==> job 8937: inputs <==
// top_cmd_uart
module top_cmd_uart #(
    parameter integer CLOCK_FREQ = 100_000_000,
    parameter integer BAUD_RATE  = 115200
)(
    input  logic       clk,
    input  logic       reset,
    input  logic       RxD,
    output logic       TxD,
    output logic [7:0] led
);
    logic [7:0] rx_byte;
    logic       rx_valid;
    Rx #(
        .clk_freq  (CLOCK_FREQ),
        .baud_rate (BAUD_RATE)
    ) u_rx (
        .clk_fpga   (clk),
        .reset      (reset),
        .RxD        (RxD),
        .RxData     (rx_byte),
        .data_valid (rx_valid)
    );
    logic [7:0] tx_data;
    logic       tx_start;
    logic       tx_free;
    Tx #(
        .CLOCK_FREQ (CLOCK_FREQ),
        .BAUD_RATE  (BAUD_RATE)
    ) u_tx (
        .clk    (clk),
        .reset  (reset),
        .ready  (tx_start),
        .tx_data(tx_data),
        .TxD    (TxD),
        .tdre   (tx_free)
    );
    logic       cmd_ready;
    logic       seq_sel;      
    logic [7:0] n_value;
    logic       cmd_ack;
    command_parser u_parser (
        .clk      (clk),
        .reset    (reset),
  ...
Settings: LEC_CHECK=0, ABC_AREA=0, CAP_MARGIN=5, CELL_PAD_IN_SITES_DETAIL_PLACEMENT=0, CORE_MARGIN=2, CORE_UTILIZATION=66, GPL_ROUTABILITY_DRIVEN=1, GPL_TIMING_DRIVEN=1, MAX_ROUTING_LAYER=met5, PLACE_DENSITY_LB_ADDON=0.15, SETUP_SLACK_MARGIN=1.01, SLEW_MARGIN=20; clock period 4.55 ns.
run.sh (not shown) runs the stock make flow with config.mk's settings and CLKGATE_MAP_FILE=.
==> job 3787: changes against job 8937 <==
==> flow/config.mk (replaced) <==
export PLATFORM = sky130hd
export DESIGN_NAME = top_cmd_uart
export DESIGN_NICKNAME = top_cmd_uart
export VERILOG_FILES = /design/flow/design.v
export SDC_FILE = /design/flow/constraint.sdc
export NUM_CORES = 4
export LEC_CHECK = 0
export CAP_MARGIN = 20
export CORE_MARGIN = 2
export CORE_UTILIZATION = 71
export SETUP_SLACK_MARGIN = -0.19
export SLEW_MARGIN = 20
==> flow/constraint.sdc (replaced) <==
create_clock -name core_clock -period 2.25 [get_ports {clk}]
set_input_delay 0.4500 -clock core_clock [delete_from_list [all_inputs] [get_ports {clk}]]
set_output_delay 0.4500 -clock core_clock [all_outputs]
set_load 0.01 [all_outputs]
==> job 5382: changes against job 8937 <==
==> flow/config.mk (replaced) <==
export PLATFORM = sky130hd
export DESIGN_NAME = top_cmd_uart
export DESIGN_NICKNAME = top_cmd_uart
export VERILOG_FILES = /design/flow/design.v
export SDC_FILE = /design/flow/constraint.sdc
export NUM_CORES = 4
export LEC_CHECK = 0
export ABC_AREA = 1
export CAP_MARGIN = 20
export CORE_MARGIN = 2
export CORE_UTILIZATION = 72
export CTS_CLUSTER_SIZE = 14
export SLEW_MARGIN = 20
==> flow/constraint.sdc (replaced) <==
create_clock -name core_clock -period 2.25 [get_ports {clk}]
set_input_delay 0.4500 -clock core_clock [delete_from_list [all_inputs] [get_ports {clk}]]
set_output_delay 0.4500 -clock core_clock [all_outputs]
set_load 0.01 [all_outputs]
==> results <==
| quantity | job 3787 | job 8937 | job 5382 |
|---|---|---|---|
| Outcome | complete, but fails checks | timing/DRC/antenna clean | complete, but fails checks |
| Violated checks | setup timing | - | setup timing |
| Measured slew at the worst slew-check pin | 0.774 ns | 1.05 ns | - |
| Cells after synthesis | 1,348 | 1,348 | 1,846 |
| Floorplan row count | 52 | 54 | 53 |
| Area share of and/or/nand/nor cells after synthesis | 0.148 | 0.148 | 0.212 |
| Cell internal power dissipation | 9.31 mW | 4.86 mW | 9.53 mW |
| PnR worst setup slack | -0.550 ns | 1.48 ns | -0.382 ns |
| Worst setup path start | u_parser.tens[1]$_DFFE_PP0P_ | u_pad.p1[6]$_SDFFCE_PN0P_ | u_parser.tens[3]$_DFFE_PP0P_ |
| Total GRT Usage | 0.326 | 0.253 | 0.311 |
| Maximum clock frequency | 357 MHz | 326 MHz | 380 MHz |
| Number of buffers outside the clock class in the layout | 185 | 21 | 52 |
| Count of vias placed by the detailed router | 11,600 | 9,856 | 12,300 |
| Final worst clock skew | 0.0294 ns | 0.0121 ns | 0.0138 ns |
| Clock latency on the worst-skew pair | 0.57 ns | 0.50 ns | 0.56 ns |
| Area fraction in mux cells | 0.0230 | 0.0230 | 0.00136 |

* * *

==> try-maple: inputs <==
Starting RTL as in the previous note.
clock: 2.32 ns
lec_check: 0
abc_area: 1
cap_margin: 5
cell_pad_in_sites_detail_placement: 0
core_margin: 2
core_utilization: 72
cts_cluster_diameter: 346
cts_cluster_size: 21
gpl_routability_driven: 1
gpl_timing_driven: 1
max_routing_layer: met5
place_density_lb_addon: 0.15
setup_slack_margin: -0.13
slew_margin: 40
==> inputs of try-indigo, as changes to try-maple <==
ABC_AREA = not set   (was 1)
CAP_MARGIN = 20   (was 5)
CELL_PAD_IN_SITES_DETAIL_PLACEMENT = not set   (was 0)
CTS_CLUSTER_DIAMETER = not set   (was 346)
CTS_CLUSTER_SIZE = not set   (was 21)
GPL_ROUTABILITY_DRIVEN = not set   (was 1)
GPL_TIMING_DRIVEN = not set   (was 1)
MAX_ROUTING_LAYER = not set   (was met5)
PLACE_DENSITY_LB_ADDON = 0.0   (was 0.15)
SETUP_SLACK_MARGIN = not set   (was -0.13)
SLEW_MARGIN = 20   (was 40)
==> flow/constraint.sdc (replaced) <==
create_clock -name core_clock -period 2.25 [get_ports {clk}]
set_input_delay 0.4500 -clock core_clock [delete_from_list [all_inputs] [get_ports {clk}]]
set_output_delay 0.4500 -clock core_clock [all_outputs]
set_load 0.01 [all_outputs]
==> inputs of try-umber, as changes to try-maple <==
ABC_AREA = not set   (was 1)
CAP_MARGIN = 20   (was 5)
CELL_PAD_IN_SITES_DETAIL_PLACEMENT = not set   (was 0)
CORE_UTILIZATION = 40   (was 72)
CTS_CLUSTER_DIAMETER = not set   (was 346)
CTS_CLUSTER_SIZE = not set   (was 21)
GPL_ROUTABILITY_DRIVEN = not set   (was 1)
GPL_TIMING_DRIVEN = not set   (was 1)
MAX_ROUTING_LAYER = not set   (was met5)
PLACE_DENSITY_LB_ADDON = not set   (was 0.15)
SETUP_SLACK_MARGIN = not set   (was -0.13)
SLEW_MARGIN = 20   (was 40)
==> flow/constraint.sdc (replaced) <==
create_clock -name core_clock -period 4.72 [get_ports {clk}]
set_input_delay 0.9440 -clock core_clock [delete_from_list [all_inputs] [get_ports {clk}]]
set_output_delay 0.9440 -clock core_clock [all_outputs]
set_load 0.01 [all_outputs]
==> results.py <==
# Generated from Yosys and OpenROAD reports
metrics = {
    "status": {
        "violations": "negative setup slack",
        "status": "complete, but fails checks",
    },
    "final_timing": {
        "setup_slack_ns": -0.3726,
        "setup_viol": 4,
    },
}
(the above is from try-maple)
==> results.py <==
# Generated from Yosys and OpenROAD reports
metrics = {
    "status": {
        "status": "finished clean",
    },
    "layout": {
        "comb_share": 0.3662,
    },
    "worst_setup_path": {
        "cp_cell_sequence": "inv_1 > ha_1 > nor2b_1 > o21ai_0 > nand2b_1 > a21oi_1 > o21ai_0 > a311oi_4 > buf_12",
    },
    "final_timing": {
        "setup_slack_ns": 1.694,
    },
}
(the above is from try-umber)
==> results.py <==
# Metrics from the implementation run
metrics = {
    "clocking": {
        "ctsResizeCount": 171,
        "cts_setup_buffers": 30,
        "cts_buffer_depth": 3,
    },
    "synthesis": {
        "async_reset_ff_frac": 0.5941,
        "synthTopCellsByCount": "dfrtp_1, nor2_1, edfxtp_1",
    },
    "status": {
        "tool.error": "[ERROR DPL-0033] detailed placement checks failed during check placement.",
        "lastStage": "global routing (5_1_grt)",
        "status": "aborted with a tool error",
    },
}
(the above is from try-indigo)

* * *

==> job 9217 <==
top_cmd_uart again, from the RTL that the note above started with.
Design top_cmd_uart, start of the top module:
module top_cmd_uart #(
    parameter integer CLOCK_FREQ = 100_000_000,
    parameter integer BAUD_RATE  = 115200
)(
    input  logic       clk,
    input  logic       reset,
    input  logic       RxD,
    output logic       TxD,
    output logic [7:0] led
);
    logic [7:0] rx_byte;
    logic       rx_valid;
    Rx #(
        .clk_freq  (CLOCK_FREQ),
        .baud_rate (BAUD_RATE)
    ) u_rx (
        .clk_fpga   (clk),
        .reset      (reset),
        .RxD        (RxD),
        .RxData     (rx_byte),
        .data_valid (rx_valid)
    );
    logic [7:0] tx_data;
    logic       tx_start;
    logic       tx_free;
    Tx #(
        .CLOCK_FREQ (CLOCK_FREQ),
        .BAUD_RATE  (BAUD_RATE)
    ) u_tx (
        .clk    (clk),
        .reset  (reset),
        .ready  (tx_start),
        .tx_data(tx_data),
        .TxD    (TxD),
        .tdre   (tx_free)
    );
    logic       cmd_ready;
    logic       seq_sel;      
    logic [7:0] n_value;
    logic       cmd_ack;
    command_parser u_parser (
        .clk      (clk),
        .reset    (reset),
        .rx_byte  (rx_byte),
        .rx_valid (rx_valid),
        .cmd_ack  (cmd_ack),
        .cmd_ready(cmd_ready),
        .seq_sel  (seq_sel),
        .n_value  (n_value)
    );
    logic        pad_start, pad_done;
    logic [31:0] pad_res;
    padovan_unit u_pad (
        .clk    (clk),
        .reset  (reset),
        .start  (pad_start),
        .n      (n_value),
        .result (pad_res),
        .done   (pad_done)
    );
    logic        mos_start, mos_done;
    logic [31:0] mos_res;
    moser_unit u_mos (
        .clk    (clk),
        .reset  (reset),
        .start  (mos_start),
        .n      (n_value),
        .result (mos_res),
        .done   (mos_done)
    );
    typedef enum logic [2:0] {
        S_WAIT_CMD,
        S_START_CALC,
        S_WAIT_CALC,
        S_SEND_B0,
        S_SEND_B1,
        S_SEND_B2,
        S_SEND_B3
    } main_state_t;
    main_state_t state;
  ...
Settings: LEC_CHECK=0, ABC_AREA=1, CAP_MARGIN=20, CORE_MARGIN=2, CORE_UTILIZATION=71, SETUP_SLACK_MARGIN=-0.19, SLEW_MARGIN=20; clock period 2.25 ns.
==> inputs of job 6576, as changes to job 9217 <==
--- a/flow/config.mk
+++ b/flow/config.mk
@@ -6,8 +6,8 @@
 export NUM_CORES = 4
 export LEC_CHECK = 0
-export ABC_AREA = 1
 export CAP_MARGIN = 20
 export CORE_MARGIN = 2
-export CORE_UTILIZATION = 71
+export CORE_UTILIZATION = 72
+export CTS_CLUSTER_SIZE = 15
 export SETUP_SLACK_MARGIN = -0.19
-export SLEW_MARGIN = 20
+export SLEW_MARGIN = 40
==> inputs of job 2529, as changes to job 9217 <==
--- a/flow/config.mk
+++ b/flow/config.mk
@@ -6,8 +6,6 @@
 export NUM_CORES = 4
 export LEC_CHECK = 0
-export ABC_AREA = 1
 export CAP_MARGIN = 20
 export CORE_MARGIN = 2
-export CORE_UTILIZATION = 71
-export SETUP_SLACK_MARGIN = -0.19
+export CORE_UTILIZATION = 67
 export SLEW_MARGIN = 20
==> flow/constraint.sdc (replaced) <==
create_clock -name core_clock -period 4.05 [get_ports {clk}]
set_input_delay 0.8100 -clock core_clock [delete_from_list [all_inputs] [get_ports {clk}]]
set_output_delay 0.8100 -clock core_clock [all_outputs]
set_load 0.01 [all_outputs]
==> flow_summary.yaml <==
# physical design summary
run_status:
  outcome: "complete, but fails checks"
  violations: "negative setup slack"
floorplan:
  fp.dieW_um: 152
routing:
  dr.first_iter.drc_count: 1018
final_timing:
  setup_viol: 7
  setup_slack_ns: -0.361
critical_path:
  cp_top_family: "adder cells"
  crit_top_cell: "ha_4"
final_layout:
  n_all_inverters: 348
That was job 9217.
==> flow_summary.yaml <==
# physical design summary
run_status:
  outcome: "complete, but fails checks"
  violations: "negative setup slack"
final_layout:
  n_all_inverters: 64
final_timing:
  setup_slack_ns: -0.535
  setup_viol: 175
routing:
  dr.first_iter.drc_count: 1343
critical_path:
  crit_top_cell: "ha_4"
  r2r-end: "u_parser.n_value[7]"
  path_class: "flop to flop"
pwr:
  pwr-share-comb: 0.119
floorplan:
  fp.dieW_um: 147
That was job 6576.
==> flow_summary.yaml <==
# physical design summary
routing:
  dr.first_iter.drc_count: 719
final_layout:
  comb_cells: 920
  n_all_inverters: 64
yosys:
  synth_stat.cells: 1348
floorplan:
  fp.dieW_um: 152
critical_path:
  cp_top_family: "AND-OR/OR-AND gates"
run_status:
  outcome: "timing/DRC/antenna clean"
That was job 2529.
Power and IR drop assume default switching activity.
